==> inputs of trial 9 <==
==> flow/design.v (excerpt) <==
module cpu (clk, rst, imem_addr, imem_data, test, test1);
	input clk, rst;
	output [6:0]imem_addr;
	input  [31:0]imem_data;
	output  [31:0]test;
	output [31:0]test1;
wire	 [31:0] inst;
wire   [31:0]ctrl, ctrl0, ctrl1, ctrl2;
wire   [20:0]controle;
wire	 [31:0]resultado;
wire   [31:0]data_out2;
wire   [31:0]pc;
wire	 [4:0]addr1, addr2, addr_in;
wire	 [31:0]out1, out2, out3;
wire	 [31:0]in;
wire	 rw;
wire	 [15:0]offset;
wire	 [31:0]offset32;
wire   sel1;
wire	 [31:0] imm;
wire   [31:0] data_out1;
wire	 [31:0]address_0;
wire	 [31:0] data_in;
wire	 [31:0]outrg1, outrg2;
wire	 [31:0] M, B, D, D1;
	assign imem_addr = pc[6:0];
	assign data_out2 = imem_data;
	PC PC(
		.rst(rst),
		.clk(clk),
		.pc(pc)
	);
ffD FF1(
		.rst(rst),
		.clk(clk),
		.Din(data_out2),
		.Dout(inst)
);
	registerFile RegisterFile(
		.addr1(inst[25:21]),
		.addr2(inst[20:16]),
		.out1(outrg1),
		.out2(outrg2),
		.addr_in(ctrl2[4:0]), 
		.in(out2),
		.rst(rst),
		.clk(clk)
	);
	control Controlador(
		.instruction(inst),
		.ctrl(controle)
	);
	extend Extend(
		.offset(inst[15:0]),
		.offset32(offset32)
	);
	ffD FF2(
		.rst(rst),
		.clk(clk),
		.Din(offset32),
		.Dout(imm)
		);
	ffD CONTROLE_0(
		.rst(rst),
		.clk(clk),
		.Din({11'b00000000000, controle[20:0]}),
		.Dout(ctrl0)
		);
	mux1 Mux1(
		.Sel(ctrl0[18]),
		.A(outrg2),
		.B(imm),
		.Out(out1)
	);
	alu Unidade_logica(
		.ctl(ctrl0[20:19]),
		.a(outrg1),
  ...
make LEC_CHECK=0 ABC_AREA=1 CAP_MARGIN=0 CELL_PAD_IN_SITES_GLOBAL_PLACEMENT=0 CORE_MARGIN=2 CORE_UTILIZATION=72 CTS_CLUSTER_DIAMETER=27 CTS_CLUSTER_SIZE=50 GPL_TIMING_DRIVEN=1 PLACE_DENSITY=0.67 SETUP_SLACK_MARGIN=0.95 SLEW_MARGIN=20 finish   # period 3.27 ns
run.sh (not shown) runs the stock make flow with config.mk's settings and CLKGATE_MAP_FILE=.
==> inputs of build 22, as changes to trial 9 <==
Settings changed: CAP_MARGIN 0 to 20, CELL_PAD_IN_SITES_GLOBAL_PLACEMENT 0 to 3, CORE_UTILIZATION 72 to 60, CTS_CLUSTER_DIAMETER 27 to not set, CTS_CLUSTER_SIZE 50 to 69, GPL_TIMING_DRIVEN 1 to 0, MAX_ROUTING_LAYER set to met4, MIN_ROUTING_LAYER set to met2, PLACE_DENSITY 0.67 to not set, PLACE_DENSITY_LB_ADDON set to 0.28, SETUP_SLACK_MARGIN 0.95 to 0.35, SLEW_MARGIN 20 to 30, TNS_END_PERCENT set to 55.
==> flow/constraint.sdc (replaced) <==
create_clock -name core_clock -period 9.4 [get_ports {clk}]
set_input_delay 1.8800 -clock core_clock [delete_from_list [all_inputs] [get_ports {clk}]]
set_output_delay 1.8800 -clock core_clock [all_outputs]
set_load 0.01 [all_outputs]
==> flow_metrics.tcl <==
# yosys + openroad results
set metrics [dict create \
    run_status "aborted with a tool error" \
    flow.stopped_at "global routing (5_1_grt)" \
    error_message "[ERROR GRT-0232] Routing congestion too high. Check the congestion heatmap in the GUI." \
    die.size.x_um 294 \
    met3_usage_pct 94.7 \
    overflow 5103 \
    minimum_setup_slack_after_placement_ns -0.696 \
    die_height_um 294 \
    port_buffers 104 \
]
The numbers above come from trial 9.

==> flow_metrics.tcl <==
# yosys + openroad results
set metrics [dict create \
    run_status "aborted with a tool error" \
    die.size.x_um 322 \
    yosys_most_used_dff "sky130_fd_sc_hd__dfxtp_1" \
    floorplan.core_area_um2 100000 \
    error_message "[ERROR FLW-0024] Place density exceeds 1.0 (current PLACE_DENSITY_LB_ADDON =  0.28). Please check if the value of  PLACE_DENSITY_LB_ADDON is between 0 and 0.99." \
    die_height_um 322 \
    flow.stopped_at "global placement without I/O (3_1_place_gp_skip_io)" \
    ys_top_cells_by_count "1564 x sky130_fd_sc_hd__nand2_1, 1207 x sky130_fd_sc_hd__inv_1, 972 x sky130_fd_sc_hd__o21ai_0" \
    synthesis.yosys.warnings 8 \
]
The numbers above come from build 22.

